run 1:
## scr_search
module scr_search(clk,rst,start,R_fixed,angle1,adder,error,X,Y,done
    );
wire [13:0] R_LUT[255:0];
wire [13:0] tan_LUT[255:0];
wire [3:0] adder_LUT[255:0];
wire [13:0] sind_LUT[19:0];
assign sind_LUT[0]=14'b00000001001001;
assign sind_LUT[1]=14'b00000001010000;
assign sind_LUT[2]=14'b00000001011000;
assign sind_LUT[3]=14'b00000001011111;
assign sind_LUT[4]=14'b00000001100110;
assign sind_LUT[5]=14'b00000001101110;
assign sind_LUT[6]=14'b00000001110101;
assign sind_LUT[7]=14'b00000001111100;
assign sind_LUT[8]=14'b00000010000100;
assign sind_LUT[9]=14'b00000010001011;
assign sind_LUT[10]=14'b00000010010010;
assign sind_LUT[11]=14'b00000010011010;
assign sind_LUT[12]=14'b00000010100001;
assign sind_LUT[13]=14'b00000010101000;
assign sind_LUT[14]=14'b00000010110000;
assign sind_LUT[15]=14'b00000010110111;
assign sind_LUT[16]=14'b00000010111110;
assign sind_LUT[17]=14'b00000011000110;
  ...
export LEC_CHECK = 0
export ABC_AREA = 0
export CAP_MARGIN = 0
export CELL_PAD_IN_SITES_DETAIL_PLACEMENT = 0
export CORE_ASPECT_RATIO = 1.04
export CORE_MARGIN = 2
export CORE_UTILIZATION = 27
export CTS_CLUSTER_SIZE = 89
export MIN_ROUTING_LAYER = met2
export PLACE_DENSITY_LB_ADDON = 0.27
export SETUP_SLACK_MARGIN = 0.39
export SLEW_MARGIN = 0
export TNS_END_PERCENT = 70
create_clock -name core_clock -period 9.03 [get_ports {clk}]
run.sh (not shown) runs the stock make flow with config.mk's settings and CLKGATE_MAP_FILE=.
FAIL run 1 @ 5_1_grt: tool exited with error
diff inputs: run 1 => run 2
- PLACE_DENSITY_LB_ADDON removed (was 0.27)
- TNS_END_PERCENT removed (was 70)
- MIN_ROUTING_LAYER removed (was met2)
- SLEW_MARGIN changed from 0 to 20
- CELL_PAD_IN_SITES_DETAIL_PLACEMENT removed (was 0)
- ABC_AREA removed (was 0)
- PLACE_DENSITY newly set to 0.45
- CORE_UTILIZATION changed from 27 to 25
- CTS_CLUSTER_SIZE removed (was 89)
- CAP_MARGIN changed from 0 to 20
- CORE_ASPECT_RATIO removed (was 1.04)
- SETUP_SLACK_MARGIN removed (was 0.39)
- the clock period (ns, I/O delays scaled along) changed from 9.03 to 11.3
Notes after the runs:
No stage failed in run 2, and the final checks on the layout all came back clean.
Run 1 → run 2: core area rose 8.7%, synthesized cell count ~0 delta, worst setup slack before clock tree synthesis higher, share of the core filled by cells before placement down 2.2 points, share of the synthesized netlist area taken by xor and xnor gates ~0 delta.
Measured against each other, run 2 and run 1 differ in post-CTS setup repair buffer count, the lower figure coming from run 2.
NOTE number of cells in the design after placement run 1->run 2 decreased by a little under 10%
### run 2 -> run 3
- a change of CORE_UTILIZATION from 25 to 72
- an added ABC_AREA of 1
- a change of the clock period (ns, I/O delays scaled along) from 11.3 to 4.29
### Flow results
Run 2 has a higher count of cell types in the netlist than run 3.
Total core area, run 3 vs run 2: down by more than half
Compared with run 2, run 3 shows a lower die height.
Total standard cell area after synthesis, run 2 and run 3, higher one = run 2.
Diff run 2 -> run 3 | share of synthesized cell area in full adder, half adder and majority cells | increase of 0.31 points
Looking at aoi/oai-family share of the synthesized area, run 3 sits 28 points lower than run 2 does.
Number of cell rows shrinks by more than a quarter when moving from run 2 to run 3.
Run 3 did not finish; the tool stopped in 3_5_place_dp with error DPL-0038.
In run 3, the chip footprint came out about 66% below the value in run 2.
NOTE: mean cell area of the mapped netlist in run 3 falls short of that of run 2
The following lists how run 4 was set up differently from run 3:
- clearing ABC_AREA, which used to be 1
- swapping 72 for 10 in CORE_UTILIZATION
- swapping 4.29 for 15.7 in the clock period (ns, I/O delays scaled along)
[summary]
Comparing run 4 and run 3, the one run not ending clean was run 3. In the reports for run 4 and run 3, the smaller share of the yosys chip area belonging to registers belongs to run 4. Per the comparison of run 4 with run 3, core outline area +about 650%, pre-placement core utilization -63 points, average cell area after synthesis +26%, vertical die size +220 um. Routability congestion estimate down about 35% in run 4 wrt run 3. Run 4 vs. run 3: placement row count went up by about 170%. | post-synthesis instance area | run 4 vs run 3 | worse |. Comparing run 4 and run 3, the higher yosys cell count is on run 3.

========
Setup of v18:
scr_search again, from the RTL that the note above started with.
clock: 12.0 ns
lec_check: 0
cap_margin: 20
core_margin: 2
core_utilization: 50
setup_slack_margin: 3.05
slew_margin: 20
The flow ended early for v18: it failed with a tool error in global routing (5_1_grt).
diff inputs: v18 => v24
- SETUP_SLACK_MARGIN changed from 3.05 to -0.83
- CAP_MARGIN changed from 20 to 5
- CORE_ASPECT_RATIO newly set to 1.37
- MAX_ROUTING_LAYER newly set to met4
- CELL_PAD_IN_SITES_DETAIL_PLACEMENT newly set to 2
- CELL_PAD_IN_SITES_GLOBAL_PLACEMENT newly set to 1
- TNS_END_PERCENT newly set to 45
- CORE_UTILIZATION changed from 50 to 40
- GPL_TIMING_DRIVEN newly set to 1
- SLEW_MARGIN changed from 20 to 0
- PLACE_DENSITY newly set to 0.75
### Flow results
v24: aborted in global routing (5_1_grt) (tool error). | final estimated routing congestion in global placement | lower: v18 |. Going from v18 to v24, the die area was enlarged. From v24 to v18, synthesized cell count did not move at all. Post-CTS setup buffer count: v24 and v18 compared, lower one is v24. v24 vs v18: vertical extent of the die up by more than a quarter. Cmp v24 vs v18: area of the placeable core higher in v24. Pre-CTS setup slack: v24 worse than v18. Comparing v24 against v18, there is no change at all in area figure in the yosys stat output. Going from v18 to v24, placed wire-length estimate after detailed placement grows by 59%.
Modified inputs, v57 compared to v24
- CELL_PAD_IN_SITES_GLOBAL_PLACEMENT no longer set, was 1
- SLEW_MARGIN now 20, was 0
- PLACE_DENSITY now 0.6, was 0.75
- GPL_TIMING_DRIVEN no longer set, was 1
- CAP_MARGIN now 20, was 5
- TNS_END_PERCENT no longer set, was 45
- CELL_PAD_IN_SITES_DETAIL_PLACEMENT no longer set, was 2
- SETUP_SLACK_MARGIN no longer set, was -0.83
- CORE_ASPECT_RATIO no longer set, was 1.37
- MAX_ROUTING_LAYER no longer set, was met4
- CORE_UTILIZATION now 58, was 40
- the clock period (ns, I/O delays scaled along) now 8.05, was 12.0
[summary]
No final results exist for v57, since it was stopped by error GRT-0116 during global routing (5_1_grt). Comparing v57 against v24, there is no change at all in maximum clock path buffer count. The placeable core region in v57 was lower than what v24 gave. Going from v24 to v57, the cell total after placement was found to have gone up by about 13%. As far as number of buffers inserted by hold repair at cts goes, v24 and v57 are indistinguishable; the numbers are identical. Looking at cell area reported after detailed placement, v57 sits about 23% above v24. Weighted congestion reported at the end of routability-driven placement (lower): v24. Diff v24 -> v57: total die size down about 30%, detailed placement HPWL down 32%, number of primary I/O pins flat, synthesized flop and latch total flat, vertical die dimension down about 30%.
## Diff of input files: v37 against v57
- putting SETUP_SLACK_MARGIN at -0.11 where nothing was set
- clearing PLACE_DENSITY, which used to be 0.6
- swapping 58 for 55 in CORE_UTILIZATION
- swapping 8.05 for 6.3 in the clock period (ns, I/O delays scaled along)
v37 got as far as global routing (5_1_grt), where a tool error ended the run.
v37 ends up with higher vertical die size than v57 does.
In v37, cell count after placement is higher than in v57.
Between v57 and v37, the final HPWL from detailed placement is higher for v37.
Higher initial standard-cell utilization of the core goes to v57 over v37.
From v37 to v57, cell area after synthesis did not move at all.
Changes observed in v37 relative to v57: total die size picked up an extra 5.3%, number of instances in the synthesized netlist essentially unchanged.
Standard-cell row count went up slightly going from v57 to v37.
Reported for v57 and v37, net count after synthesis turned out identical to the last digit.
Diff v57..v37 | register area share after synthesis | unchanged
Yosys synthesis chip area: v37 vs v57 identical
Relative to v37, the following input files were edited for v15:
- changing CORE_UTILIZATION from 55 to 22
- removing SETUP_SLACK_MARGIN (formerly -0.11)
- setting PLACE_DENSITY to 0.45 for the first time
- changing the clock period (ns, I/O delays scaled along) from 6.3 to 12.1
### Flow results
global routing (5_1_grt): v37 exited with error
v15: all stages complete, timing, DRC and antenna checks passed
Going from v37 to v15, the placed instance count was found to have gone down by 6.0%.
Setup fix buffers added after clock tree synthesis ends up lower on v15.
Die height: v15 > v37
The quantity of gates resized following cts reported for v15 is smaller than that of v37 by 130.
> inputs changed (v15 -> v28)
- swapping 22 for 58 in CORE_UTILIZATION
- clearing PLACE_DENSITY, which used to be 0.45
- swapping 12.1 for 8.15 in the clock period (ns, I/O delays scaled along)
## What came out
- Stage in which a tool error killed v28: global routing (5_1_grt).
- [compare] base=v15 new=v28: CTS H-tree depth shows no meaningful change; placed instance count shows a reduction of 2.4%; simple-gate area share of the yosys netlist shows no meaningful change.
